==> v26 <==
==> flow/design.v <==
module RSA_IP #(parameter WIDTH = 3) (
    IN_P, IN_Q, IN_E,
    OUT_N, OUT_D 
);
input  [WIDTH-1:0]   IN_P, IN_Q;
input  [WIDTH*2-1:0] IN_E;
output [WIDTH*2-1:0] OUT_N, OUT_D;
genvar k ; 
assign OUT_N = IN_P * IN_Q ;
wire [WIDTH*2-2:0] phi_N ;
assign phi_N = (IN_P - 1) * (IN_Q - 1) ;
wire        [WIDTH*2-2:0] r        [0:2*WIDTH-1] ;
wire signed [WIDTH*2-1:0] t        [0:2*WIDTH-1] ;
wire        [4:0]         quotient [0:2*WIDTH-1] ;
assign r[0] = phi_N ;
assign t[0] = 0 ;
assign quotient[0] = 0 ;
assign r[1] = IN_E ;
assign t[1] = 1 ;
assign quotient[1] = 0 ;
generate
	for (k=2 ; k< (2*WIDTH) ; k=k+1) begin : gen_d_level
		assign quotient[k] = r[k-2]  /  r[k-1] ; 
		assign t[k] = (r[k-1] ==1)? t[k-1]         : t[k-2]  - quotient[k] * t[k-1] ;
		assign r[k] = (r[k-1] ==1)? 1 				: r[k-2]  - quotient[k] * r[k-1] ;
	end
endgenerate
assign OUT_D =(t[(2*WIDTH)-1] > 0 ) ? t[(2*WIDTH)-1] : t[(2*WIDTH)-1] + phi_N; 
endmodule
module RSA_TOP (
    clk, rst_n, in_valid,
    in_p, in_q, in_e, in_c,
    out_valid, out_m
);
input clk, rst_n, in_valid;
input [3:0] in_p, in_q;
input [7:0] in_e, in_c;
output reg out_valid;
output reg [7:0] out_m;
parameter WIDTH = 4 ;
parameter ST_IN = 0 ;
parameter ST_OUT = 1 ;  
reg current_state  ;
reg next_state  ;
reg  [WIDTH*2-1:0] c_text , c_wait_1 ;
reg  [WIDTH-1  :0] get_p, get_q ;
reg  [WIDTH*2-1:0] get_e ;
reg  [WIDTH*2-1:0] decrypted_text  ;
reg  [WIDTH*2-1:0] decrypted_text_wait_1  ;
wire [WIDTH*2-1:0] OUT_D, OUT_N ;
reg  [WIDTH*2-1:0] private_D , private_N ;
reg  [2:0] count_number ;
reg  [2:0] count_out ; 
integer i  ;
reg count_1 ;
always@(posedge clk, negedge rst_n)
begin
	if(!rst_n)
		begin
			count_1 <= 'd0 ;
		end
	else if (current_state == ST_IN)
		begin
			if (in_valid) begin
				if(count_1 !=1) 
					count_1 <= count_1 + 'd1 ;
			end
		end
	else
		count_1 <= 'd0 ;
end	
reg [2:0] count_8 ;
always@(posedge clk, negedge rst_n)
begin
	if(!rst_n)
		begin
			count_8 <= 'd0 ;
		end
	else if (current_state == ST_IN)
		begin
			if (in_valid) begin
				count_8 <= count_8 + 'd1 ;
			end
		end
	else if (current_state == ST_OUT)
		begin
			count_8 <= count_8 + 'd1 ;
		end
	else
		count_8 <= 'd0 ;
end
always@(posedge clk, negedge rst_n)
begin
	if(!rst_n)
		begin
			get_e <='d0;
			get_p <='d0;
			get_q <='d0;
		end
	else 
		begin
			if (count_1 == 0)
				begin
					get_e <= in_e ;
					get_p <= in_p ;
					get_q <= in_q ;
				end
		end	
end
always@(posedge clk, negedge rst_n)
begin
	if(!rst_n)
		begin
				c_text <= 'd0;
		end
	else if (current_state == ST_IN)
		begin
			if(in_valid ) 
				c_text <= in_c;
		end
end
always@ (posedge clk , negedge rst_n )begin
	if (!rst_n )begin
		c_wait_1 <= 'd0 ;
	end else begin
		c_wait_1 <= c_text ;
	end
end
always@(posedge clk, negedge rst_n)
begin
	if(!rst_n)begin
			private_D <= 'd0;
			private_N <= 'd0;
	end
	else if (current_state == ST_IN)begin
			if (count_1 == 1)begin
				private_D <= OUT_D;
				private_N <= OUT_N;
			end
	end
end
RSA_IP #(.WIDTH(WIDTH)) U0 ( .IN_P(get_p) , .IN_Q(get_q) , .IN_E(get_e) , .OUT_N (OUT_N) , .OUT_D (OUT_D) )  ; 
wire [WIDTH*2-1:0] a0 , a1  ;
wire [WIDTH*4-1:0] a0_square ;
assign a0 = c_wait_1 % private_N ;	 
assign a0_square = a0*a0 ;  
assign a1 = (a0_square)  % private_N ;	 
reg [WIDTH*2-1:0] pipe_a0 , pipe_a1 ;
always@(posedge clk , negedge rst_n)begin
	if (!rst_n)begin
		pipe_a0    <= 'd0 ;
		pipe_a1    <= 'd0 ;
	end else begin
		pipe_a0 <= a0 ;
		pipe_a1 <= a1 ;
	end
end
wire [WIDTH*2-1:0] a0_a1_value ; 
reg [WIDTH*2-1:0] tmp_1_to_2 ;
wire [WIDTH*2-1:0] a2, a3 ;
wire [WIDTH*4-1:0] pipe_a1_square  ;
wire [WIDTH*4-1:0] a2_square   ;
wire [WIDTH*4-1:0] pipe_a0_mult_a1 ;
assign pipe_a1_square  = (pipe_a1 * pipe_a1) ;
assign pipe_a0_mult_a1 = (pipe_a0 * pipe_a1) ; 
assign a2_square   = (a2      * a2 ) ; 
assign a0_a1_value = (pipe_a0_mult_a1  ) % private_N ; 
assign a2          = (pipe_a1_square   ) % private_N ;
assign a3      = (a2_square    ) % private_N ; 
always@(*)begin
	if (private_D[0] == 1  && private_D[1] == 1)begin
		tmp_1_to_2 = a0_a1_value ;
	end else if (private_D[0] == 1  && private_D[1] == 0)begin
		tmp_1_to_2 = pipe_a0 ;
	end else if (private_D[0] == 0  && private_D[1] == 1)begin
		tmp_1_to_2 = pipe_a1 ;
	end else begin   
		tmp_1_to_2 = 0 ;
	end
end
reg [WIDTH*2-1:0] pipe_a3 , pipe_tmp1 , pipe_a2;
always@(posedge clk , negedge rst_n)begin
	if (!rst_n)begin
		pipe_a3    <= 'd0 ;
		pipe_tmp1  <= 'd0 ;
		pipe_a2    <= 'd0 ;
	end else begin
		pipe_tmp1  <= tmp_1_to_2 ;
		pipe_a3    <= a3 ;
		pipe_a2    <= a2 ; 
	end
end
reg [WIDTH*2-1:0] tmp_2_to_3 ;
wire [WIDTH*2-1:0] a4, a5 ;
wire [WIDTH*4-1:0] pipe_a3_square  ;
wire [WIDTH*4-1:0] tmp_a4_square   ;
assign pipe_a3_square  = (pipe_a3 * pipe_a3 ) ;
assign tmp_a4_square   = (a4  * a4  ) ;
assign a4 = (pipe_a3_square )%private_N ; 
assign a5 = (tmp_a4_square  )%private_N ;
wire [WIDTH*4-1:0] pipe_a2_a3 ;
assign pipe_a2_a3 = pipe_a2 * pipe_a3 ; 
wire [WIDTH*2-1:0] a2_a3_value ;
assign a2_a3_value = pipe_a2_a3% private_N ; 
always@(*)begin
	if (private_D[2] == 1  && private_D[3] == 1)begin
		tmp_2_to_3 = a2_a3_value ;
	end else if (private_D[2] == 1  && private_D[3] == 0)begin
		tmp_2_to_3 = pipe_a2 ;
	end else if (private_D[2] == 0  && private_D[3] == 1)begin
		tmp_2_to_3 = pipe_a3 ;
	end else begin   
		tmp_2_to_3 = 0 ;
	end
end
reg [WIDTH*2-1:0] pipe_a5 , pipe_tmp2_0 , pipe_a4 , pipe_tmp2_1 ;
reg in_valid_3 ; 
always@(posedge clk , negedge rst_n)begin
	if (!rst_n)begin
		pipe_a5        <= 'd0 ;
		pipe_a4        <= 'd0 ;
		pipe_tmp2_0    <= 'd0 ;
		pipe_tmp2_1    <= 'd0 ;
	end else begin
		pipe_a5      <= a5 ;
		pipe_a4      <= a4 ;
		pipe_tmp2_0  <= pipe_tmp1 ; 
		pipe_tmp2_1  <= tmp_2_to_3 ; 
	end
end
reg [WIDTH*2-1:0] tmp_3_to_4_0 , tmp_3_to_4_1 ;
wire [WIDTH*2-1:0] a6 ;
wire [WIDTH*4-1:0] pipe_a5_square ;
assign pipe_a5_square = (pipe_a5 * pipe_a5 ) ;
assign a6     = (pipe_a5_square)%private_N ; 
wire [WIDTH*4-1:0] pipe_a4_a5 ;
assign pipe_a4_a5  = pipe_a4 * pipe_a5 ; 
wire [WIDTH*2-1:0] a4_a5_value ;
assign a4_a5_value = pipe_a4_a5 % private_N ; 
wire [WIDTH*4-1:0] pipe_tmp0_tmp1 ;
assign pipe_tmp0_tmp1 = pipe_tmp2_0 * pipe_tmp2_1 ; 
wire [WIDTH*2-1:0] tmp0_tmp1_value ;
assign tmp0_tmp1_value = pipe_tmp0_tmp1 % private_N ; 
always@(*)begin    
	if (private_D[4] == 1  && private_D[5] == 1)begin
		tmp_3_to_4_0 = a4_a5_value ;
	end else if (private_D[4] == 1  && private_D[5] == 0)begin
		tmp_3_to_4_0 = pipe_a4 ;
	end else if (private_D[4] == 0  && private_D[5] == 1)begin
		tmp_3_to_4_0 = pipe_a5 ;
	end else begin   
		tmp_3_to_4_0 = 0 ;
	end
end
always@(*)begin
	if (pipe_tmp2_0 == 0  && pipe_tmp2_1 == 0)begin
		tmp_3_to_4_1 = 0 ;
	end else if (pipe_tmp2_0 == 0 ) begin
		tmp_3_to_4_1 = pipe_tmp2_1 ;
	end else if (pipe_tmp2_1 == 0)begin
		tmp_3_to_4_1 = pipe_tmp2_0 ;
	end else begin  
		tmp_3_to_4_1 = tmp0_tmp1_value ;
	end
end
reg [WIDTH*2-1:0] pipe_a6 , pipe_tmp3_0 , pipe_tmp3_1 ;
always@(posedge clk , negedge rst_n)begin
	if (!rst_n)begin
		pipe_a6	     <= 'd0 ;
		pipe_tmp3_0  <= 'd0 ;
	 	pipe_tmp3_1  <= 'd0 ; 
	end else begin
		pipe_a6	      <= a6 ;
		pipe_tmp3_0   <= tmp_3_to_4_0 ; 
		pipe_tmp3_1   <= tmp_3_to_4_1 ; 
	end
end
reg [WIDTH*2-1:0] tmp_4_to_5 ; 
wire [WIDTH*4-1:0] pipe_tmp3_0_tmp3_1 ;
assign pipe_tmp3_0_tmp3_1 = pipe_tmp3_0 * pipe_tmp3_1 ;
wire [WIDTH*2-1:0] tmp3_0_tmp3_1_value ;
assign  tmp3_0_tmp3_1_value = pipe_tmp3_0_tmp3_1 % private_N ; 
always@(*)begin
	if (pipe_tmp3_0 == 0  && pipe_tmp3_1 == 0)begin
		tmp_4_to_5 = 0 ;
	end else if (pipe_tmp3_0 == 0 ) begin
		tmp_4_to_5 = pipe_tmp3_1 ;
	end else if (pipe_tmp3_1 == 0)begin
		tmp_4_to_5 = pipe_tmp3_0 ;
	end else begin  
		tmp_4_to_5 = tmp3_0_tmp3_1_value ;
	end
end
reg [WIDTH*2-1:0] pipe_tmp5_0, pipe_tmp5_1 ;
always@(posedge clk , negedge rst_n)begin
	if (!rst_n)begin
		pipe_tmp5_0 <= 'd0 ;
		pipe_tmp5_1 <= 'd0 ;
	end else begin
		pipe_tmp5_0 <= pipe_a6 ;
		pipe_tmp5_1 <= tmp_4_to_5 ; 
	end
end
reg [WIDTH*2-1:0] tmp_5_to_6 ; 
wire [WIDTH*4-1:0] pipe_tmp5_0_tmp5_1 ;
assign pipe_tmp5_0_tmp5_1 = pipe_tmp5_0 * pipe_tmp5_1 ;
wire [WIDTH*2-1:0] tmp5_0_tmp5_1_value ;
assign tmp5_0_tmp5_1_value = pipe_tmp5_0_tmp5_1 % private_N ; 
always@(*)begin
	if (private_D[6] == 0  && pipe_tmp5_1 == 0)begin
		tmp_5_to_6 = 0 ;
	end else if (private_D[6] == 0 ) begin
		tmp_5_to_6 = pipe_tmp5_1 ;
	end else if (pipe_tmp5_1 == 0)begin
		tmp_5_to_6 = pipe_tmp5_0 ;
	end else begin  
		tmp_5_to_6 = tmp5_0_tmp5_1_value ;
	end
end
always@(posedge clk , negedge rst_n)begin
	if (!rst_n)begin
		decrypted_text <= 'd0 ;
	end else begin
		decrypted_text <= tmp_5_to_6 ; 
	end
end
always@(posedge clk , negedge rst_n)
begin
	if(!rst_n)
		begin
			out_valid <= 'd0; 
			out_m     <= 'd0; 
		end
	else if (current_state == ST_OUT)
		begin
			out_valid <= 'd1 ;
			out_m	  <= decrypted_text ;
		end
	else 
		begin
			out_valid <= 'd0 ;
			out_m	  <= 'd0 ;
		end
end
always@ (posedge clk , negedge rst_n)
begin
	if (!rst_n ) begin
		current_state <= ST_IN ;
	end else begin
		current_state <= next_state ;
	end
end
always@(*)begin
	case(current_state)
		ST_IN : begin
				if (count_8 == 7 )
					next_state = ST_OUT ; 
				else 
					next_state = ST_IN ; 
		end
		ST_OUT : begin
				if (count_8 == 7)
					next_state = ST_IN ;
				else 
					next_state = ST_OUT ; 
		end
		default : next_state = ST_IN ; 
	endcase
end
endmodule
==> flow/run.sh <==
#!/bin/bash
# the make line also repeats each setting of config.mk as NAME=value (left out here)
make -C /OpenROAD-flow-scripts/flow DESIGN_CONFIG=/design/flow/config.mk WORK_HOME=/design/flow/orfs CLKGATE_MAP_FILE= finish
==> flow/config.mk <==
export PLATFORM = sky130hd
export DESIGN_NAME = RSA_TOP
export DESIGN_NICKNAME = RSA_TOP
export VERILOG_FILES = /design/flow/design.v
export SDC_FILE = /design/flow/constraint.sdc
export NUM_CORES = 4
export LEC_CHECK = 0
export ABC_AREA = 1
export CAP_MARGIN = 20
export CORE_MARGIN = 2
export CORE_UTILIZATION = 72
export CTS_CLUSTER_DIAMETER = 208
export CTS_CLUSTER_SIZE = 98
export SETUP_SLACK_MARGIN = 5.0
export SLEW_MARGIN = 20
export TNS_END_PERCENT = 10
==> flow/constraint.sdc <==
create_clock -name core_clock -period 48.1 [get_ports {clk}]
set_input_delay 9.6200 -clock core_clock [delete_from_list [all_inputs] [get_ports {clk}]]
set_output_delay 9.6200 -clock core_clock [all_outputs]
set_load 0.01 [all_outputs]
==> v16 (differences from v26) <==
--- a/flow/config.mk
+++ b/flow/config.mk
@@ -10,7 +10,6 @@
 export CORE_MARGIN = 2
 export CORE_UTILIZATION = 72
-export CTS_CLUSTER_DIAMETER = 208
-export CTS_CLUSTER_SIZE = 98
-export SETUP_SLACK_MARGIN = 5.0
+export CTS_CLUSTER_SIZE = 71
+export PLACE_DENSITY_LB_ADDON = 0.2
+export SETUP_SLACK_MARGIN = 2.16
 export SLEW_MARGIN = 20
-export TNS_END_PERCENT = 10
==> flow/constraint.sdc (replaced) <==
create_clock -name core_clock -period 14.4 [get_ports {clk}]
set_input_delay 2.8800 -clock core_clock [delete_from_list [all_inputs] [get_ports {clk}]]
set_output_delay 2.8800 -clock core_clock [all_outputs]
set_load 0.01 [all_outputs]
==> v34 (differences from v26) <==
--- a/flow/config.mk
+++ b/flow/config.mk
@@ -12,5 +12,5 @@
 export CTS_CLUSTER_DIAMETER = 208
 export CTS_CLUSTER_SIZE = 98
-export SETUP_SLACK_MARGIN = 5.0
+export PLACE_DENSITY = 0.42
 export SLEW_MARGIN = 20
 export TNS_END_PERCENT = 10
==> flow/constraint.sdc (replaced) <==
create_clock -name core_clock -period 48.3 [get_ports {clk}]
set_input_delay 9.6600 -clock core_clock [delete_from_list [all_inputs] [get_ports {clk}]]
set_output_delay 9.6600 -clock core_clock [all_outputs]
set_load 0.01 [all_outputs]
==> comparison table <==
metric                                                                              v16                       v34                   v26
Status                                                                   did not finish            did not finish       failed layout checks
Stage where the flow stopped                          detailed placement (3_5_place_dp)  global routing (5_1_grt)                     -
Layout check failures                                                                 -                         -  negative setup slack
Post_cts resized                                                                      -                       487                   305
Number of buffers inserted by hold repair at cts                                      -                         0                     0
Clk sinks                                                                             -                       180                   180
TritonCTS buffer count                                                                -                        17                    17
CTS H-tree lvls                                                                       -                         4                     4
Clock root buffer master                                                              -                 clkbuf_16             clkbuf_16
Number of cells after detailed placement                                              -                    19,581                19,648
Syn_area_per_cell                                                            6.667 um^2                6.667 um^2            6.667 um^2
Half-perimeter wire length after placement                                            -                  265.9 mm              267.3 mm
Number of buffers inserted to repair setup after CTS                                  -                       254                   162
CTS max path bufs                                                                     -                         2                     2
Cell area after placement                                                             -              123,300 um^2          124,000 um^2
Gpl congestion                                                                    1.013                    0.9752                0.9807
Pre-CTS setup slack                                                                   -                 -15.74 ns             -15.08 ns
